==> 07-05: inputs <==
## scr_search
module scr_search(clk,rst,start,R_fixed,angle1,adder,error,X,Y,done
    );
make LEC_CHECK=0 ABC_AREA=1 CAP_MARGIN=20 CELL_PAD_IN_SITES_GLOBAL_PLACEMENT=1 CORE_MARGIN=2 CORE_UTILIZATION=16 CTS_CLUSTER_DIAMETER=282 CTS_CLUSTER_SIZE=98 PLACE_DENSITY_LB_ADDON=0.3 SETUP_SLACK_MARGIN=2.88 SLEW_MARGIN=20 TNS_END_PERCENT=10 finish   # period 12.0 ns
run.sh (not shown) runs the stock make flow with config.mk's settings and CLKGATE_MAP_FILE=.
==> 07-16: changes against 07-05 <==
==> flow/config.mk (replaced) <==
export PLATFORM = sky130hd
export DESIGN_NAME = scr_search
export DESIGN_NICKNAME = scr_search
export VERILOG_FILES = /design/flow/design.v
export SDC_FILE = /design/flow/constraint.sdc
export NUM_CORES = 4
export LEC_CHECK = 0
export CAP_MARGIN = 20
export CORE_MARGIN = 2
export CORE_UTILIZATION = 44
export PLACE_DENSITY = 0.45
export SLEW_MARGIN = 20
==> flow/constraint.sdc (replaced) <==
create_clock -name core_clock -period 6.41 [get_ports {clk}]
set_input_delay 1.2820 -clock core_clock [delete_from_list [all_inputs] [get_ports {clk}]]
set_output_delay 1.2820 -clock core_clock [all_outputs]
set_load 0.01 [all_outputs]
==> results <==
In 07-05 the synthesized cell count is higher than in 07-16, by 21%.
Between 07-16 and 07-05, the lower area after synthesis is in 07-05 (gap 4.0%, measured against 07-05).
07-05 ran to the end with no violations. 07-16 died in global routing on GRT-0232.
The die size of 07-05 is 2.6 times that of 07-16.
==> figures <==
metric	07-16	07-05
Area fraction in mux cells	1.913%	0%
Average instance area after synthesis	6.681 µm²	5.316 µm²
Biggest area consumer among synthesized cells	sky130_fd_sc_hd__edfxtp_1	sky130_fd_sc_hd__nand2_1
Buffers inserted during post-CTS setup optimization	82	0
DP Cell Count	2695	3161
Total die size	28540 µm²	74130 µm²
DIE HEIGHT	169.0 µm	272.3 µm
Summed instance area of the synthesized netlist	11970 µm²	11510 µm²
HPWL after detailed placement	62750 µm	84390 µm
Effective utilization at floorplan	44.67%	16.14%
Status	did not finish	complete, no violations
Failing step	global routing	-

---

==> inputs of v4 <==
scr_search again, from the RTL that the note above started with.
Settings: LEC_CHECK=0, ABC_AREA=1, CAP_MARGIN=5, CORE_ASPECT_RATIO=0.92, CORE_MARGIN=5, CORE_UTILIZATION=52, CTS_CLUSTER_DIAMETER=351, GPL_ROUTABILITY_DRIVEN=0, GPL_TIMING_DRIVEN=1, MIN_ROUTING_LAYER=met2, PLACE_DENSITY=0.45, SLEW_MARGIN=40, TNS_END_PERCENT=15; clock period 11.1 ns.
==> inputs of v18, as changes to v4 <==
- ABC_AREA: 1 -> default
- CAP_MARGIN: 5 -> 20
- CORE_ASPECT_RATIO: 0.92 -> default
- CORE_MARGIN: 5 -> 2
- CORE_UTILIZATION: 52 -> 25
- CTS_CLUSTER_DIAMETER: 351 -> default
- GPL_ROUTABILITY_DRIVEN: 0 -> default
- GPL_TIMING_DRIVEN: 1 -> default
- MIN_ROUTING_LAYER: met2 -> default
- SLEW_MARGIN: 40 -> 20
- TNS_END_PERCENT: 15 -> default
==> flow/constraint.sdc (replaced) <==
create_clock -name core_clock -period 12.0 [get_ports {clk}]
set_input_delay 2.4000 -clock core_clock [delete_from_list [all_inputs] [get_ports {clk}]]
set_output_delay 2.4000 -clock core_clock [all_outputs]
set_load 0.01 [all_outputs]
==> inputs of v11, as changes to v4 <==
- CAP_MARGIN: 5 -> 20
- CORE_ASPECT_RATIO: 0.92 -> default
- CORE_MARGIN: 5 -> 2
- CORE_UTILIZATION: 52 -> 72
- CTS_CLUSTER_DIAMETER: 351 -> default
- GPL_ROUTABILITY_DRIVEN: 0 -> default
- GPL_TIMING_DRIVEN: 1 -> default
- MIN_ROUTING_LAYER: met2 -> default
- SLEW_MARGIN: 40 -> 20
- TNS_END_PERCENT: 15 -> default
==> flow/constraint.sdc (replaced) <==
create_clock -name core_clock -period 4.29 [get_ports {clk}]
set_input_delay 0.8580 -clock core_clock [delete_from_list [all_inputs] [get_ports {clk}]]
set_output_delay 0.8580 -clock core_clock [all_outputs]
set_load 0.01 [all_outputs]
==> inputs of v16, as changes to v4 <==
- ABC_AREA: 1 -> default
- CAP_MARGIN: 5 -> 20
- CORE_ASPECT_RATIO: 0.92 -> default
- CORE_MARGIN: 5 -> 2
- CORE_UTILIZATION: 52 -> 27
- CTS_CLUSTER_DIAMETER: 351 -> default
- GPL_ROUTABILITY_DRIVEN: 0 -> default
- GPL_TIMING_DRIVEN: 1 -> default
- MIN_ROUTING_LAYER: met2 -> default
- SLEW_MARGIN: 40 -> 20
- TNS_END_PERCENT: 15 -> default
==> flow/constraint.sdc (replaced) <==
create_clock -name core_clock -period 11.3 [get_ports {clk}]
set_input_delay 2.2600 -clock core_clock [delete_from_list [all_inputs] [get_ports {clk}]]
set_output_delay 2.2600 -clock core_clock [all_outputs]
set_load 0.01 [all_outputs]
==> qor.txt <==
error msg -> [ERROR GRT-0116] Global routing finished with congestion. Check the congestion regions in the DRC Viewer.
Synth mux share -> 0%
run status -> stopped before the end
yosys adder share -> 8.06%
floorplan utilization -> 52.5%
grt met2 use -> 77.8%
Failed at -> 5_1_grt
the above is filed under v4

==> qor.txt <==
simple-gate area share of the yosys netlist -> 33.6%
run status -> timing/DRC/antenna clean
yosys adder share -> 7.76%
grt met2 use -> 59.8%
the above is filed under v18

==> qor.txt <==
run status -> stopped before the end
floorplan utilization -> 73.0%
Synth mux share -> 0%
yosys adder share -> 8.06%
Failed at -> 3_5_place_dp
# Cells Yosys -> 2166
Post-Syn Area -> 0.0115 mm^2
error msg -> [ERROR DPL-0038] Utilization greater than 100%, impossible to legalize
the above is filed under v11

==> qor.txt <==
floorplan utilization -> 27.2%
Synth mux share -> 1.91%
run status -> timing/DRC/antenna clean
yosys adder share -> 7.76%
the above is filed under v16


---

==> inputs of run a <==
Starting RTL as in the previous note.
Settings: LEC_CHECK=0, CAP_MARGIN=35, CELL_PAD_IN_SITES_DETAIL_PLACEMENT=2, CELL_PAD_IN_SITES_GLOBAL_PLACEMENT=1, CORE_ASPECT_RATIO=1.37, CORE_MARGIN=6, CORE_UTILIZATION=40, CTS_CLUSTER_DIAMETER=297, GPL_TIMING_DRIVEN=1, MAX_ROUTING_LAYER=met5, PLACE_DENSITY=0.79, SETUP_SLACK_MARGIN=-0.46, SLEW_MARGIN=0, TNS_END_PERCENT=45; clock period 12.0 ns.
==> run b: changes against run a <==
Settings changed: CAP_MARGIN 35 to 20, CELL_PAD_IN_SITES_DETAIL_PLACEMENT 2 to unset, CELL_PAD_IN_SITES_GLOBAL_PLACEMENT 1 to unset, CORE_ASPECT_RATIO 1.37 to unset, CORE_MARGIN 6 to 2, CORE_UTILIZATION 40 to 58, CTS_CLUSTER_DIAMETER 297 to unset, GPL_TIMING_DRIVEN 1 to unset, MAX_ROUTING_LAYER met5 to unset, PLACE_DENSITY 0.79 to unset, SETUP_SLACK_MARGIN -0.46 to unset, SLEW_MARGIN 0 to 20, TNS_END_PERCENT 45 to unset.
==> flow/constraint.sdc (replaced) <==
create_clock -name core_clock -period 8.11 [get_ports {clk}]
set_input_delay 1.6220 -clock core_clock [delete_from_list [all_inputs] [get_ports {clk}]]
set_output_delay 1.6220 -clock core_clock [all_outputs]
set_load 0.01 [all_outputs]
==> results <==
- Run a did not get past global routing (GRT-0116). Run b aborted during global routing, error GRT-0116.
- Against run a, the die size of run b is smaller by 36%.
- In synthesized cell count, run b and run a do not differ.
- In area after synthesis, run b and run a do not differ.
==> figures <==
| metric | run a | run b |
|---|---|---|
| Outcome | stopped before the end | stopped before the end |
| Last stage reached | global routing | global routing |
| Post-DP HPWL | 82000 um | 54800 um |
| Standard-cell row count | 73 | 52 |
| Number of placed instances with taps included | 2154 | 2414 |
| Final estimated routing congestion in global placement | 1.25 | 1.49 |
| Horizontal die size | 160 um | 148 um |
| Setup slack at placement | 0.502 ns | -0.831 ns |
| Resized cells post-CTS | 0 | 144 |
| Post-CTS setup buffer count | 0 | 47 |
| Cell area after placement | 13100 um^2 | 15800 um^2 |
| Area of the core | 29200 um^2 | 20200 um^2 |
| Fp util | 41.0% | 59.2% |

---

==> run K <==
Starting RTL as in the previous note.
export LEC_CHECK = 0
export CAP_MARGIN = 20
export CELL_PAD_IN_SITES_DETAIL_PLACEMENT = 0
export CELL_PAD_IN_SITES_GLOBAL_PLACEMENT = 0
export CORE_ASPECT_RATIO = 0.72
export CORE_MARGIN = 2
export CORE_UTILIZATION = 72
export CTS_CLUSTER_DIAMETER = 43
export CTS_CLUSTER_SIZE = 37
export GPL_ROUTABILITY_DRIVEN = 1
export GPL_TIMING_DRIVEN = 0
export MAX_ROUTING_LAYER = met4
export PLACE_DENSITY_LB_ADDON = 0.04
export SETUP_SLACK_MARGIN = 1.11
export SLEW_MARGIN = 0
create_clock -name core_clock -period 9.86 [get_ports {clk}]
==> run R: changes against run K <==
CELL_PAD_IN_SITES_DETAIL_PLACEMENT = not set   (was 0)
CELL_PAD_IN_SITES_GLOBAL_PLACEMENT = not set   (was 0)
CORE_ASPECT_RATIO = not set   (was 0.72)
CORE_UTILIZATION = 25   (was 72)
CTS_CLUSTER_DIAMETER = not set   (was 43)
CTS_CLUSTER_SIZE = not set   (was 37)
GPL_ROUTABILITY_DRIVEN = not set   (was 1)
GPL_TIMING_DRIVEN = not set   (was 0)
MAX_ROUTING_LAYER = not set   (was met4)
PLACE_DENSITY = 0.45   (was not set)
PLACE_DENSITY_LB_ADDON = not set   (was 0.04)
SETUP_SLACK_MARGIN = not set   (was 1.11)
SLEW_MARGIN = 20   (was 0)
==> flow/constraint.sdc (replaced) <==
create_clock -name core_clock -period 11.3 [get_ports {clk}]
set_input_delay 2.2600 -clock core_clock [delete_from_list [all_inputs] [get_ports {clk}]]
set_output_delay 2.2600 -clock core_clock [all_outputs]
set_load 0.01 [all_outputs]
==> run H: changes against run K <==
ABC_AREA = 1   (was not set)
CELL_PAD_IN_SITES_DETAIL_PLACEMENT = not set   (was 0)
CELL_PAD_IN_SITES_GLOBAL_PLACEMENT = not set   (was 0)
CORE_ASPECT_RATIO = not set   (was 0.72)
CTS_CLUSTER_DIAMETER = not set   (was 43)
CTS_CLUSTER_SIZE = not set   (was 37)
GPL_ROUTABILITY_DRIVEN = not set   (was 1)
GPL_TIMING_DRIVEN = not set   (was 0)
MAX_ROUTING_LAYER = not set   (was met4)
PLACE_DENSITY = 0.41   (was not set)
PLACE_DENSITY_LB_ADDON = not set   (was 0.04)
SETUP_SLACK_MARGIN = not set   (was 1.11)
SLEW_MARGIN = 20   (was 0)
==> flow/constraint.sdc (replaced) <==
create_clock -name core_clock -period 2.86 [get_ports {clk}]
set_input_delay 0.5720 -clock core_clock [delete_from_list [all_inputs] [get_ports {clk}]]
set_output_delay 0.5720 -clock core_clock [all_outputs]
set_load 0.01 [all_outputs]
==> notes <==
- Run R produced a clean layout. Run K never finished: it broke off in 5_1_grt. Run H failed in 3_5_place_dp (DPL-0038).
- Synthesized cell count is the same in run K and run R.
- Against run R, the synthesized area of run H is lower by 3.8%.
- The lowest die size belongs to run H, the highest to run R.
==> figures <==
	run H	run K	run R
Run status	aborted with a tool error	aborted with a tool error	timing/DRC/antenna clean
Stage where the flow stopped	3_5_place_dp	5_1_grt	-
Detailed Place HPWL	-	51000 um	76500 um
CTS Buffer Depth	-	2	2
Die H	130 um	113 um	223 um
Share of synthesized area spent on multiplexers	0%	1.91%	1.91%
Cell at the root of the clock tree	-	sky130_fd_sc_hd__clkbuf_16	sky130_fd_sc_hd__clkbuf_16
Area share of fa/ha/maj cells after synthesis	8.06%	7.76%	7.76%
Fraction of the mapped netlist area in compound gates	7.36%	35.5%	35.5%
Area share of and/or/nand/nor cells after synthesis	59.3%	33.6%	33.6%
Area of the mapped netlist	11500 um2	12000 um2	12000 um2
CTS buffer count	-	5	5
Post-synthesis cell type with the largest combined area	sky130_fd_sc_hd__nand2_1	sky130_fd_sc_hd__edfxtp_1	sky130_fd_sc_hd__edfxtp_1
Most frequently used cell type in the post-synthesis netlist	sky130_fd_sc_hd__nand2_1	sky130_fd_sc_hd__nor2_1	sky130_fd_sc_hd__nor2_1
Post-Place Cells	-	2043	2434
Overall die area	17000 um2	17700 um2	49700 um2
Cell count listed in synth_stat.txt	2166	1792	1792
Port bufs	48	45	48
Maximum level of the CTS H-tree	-	2	2
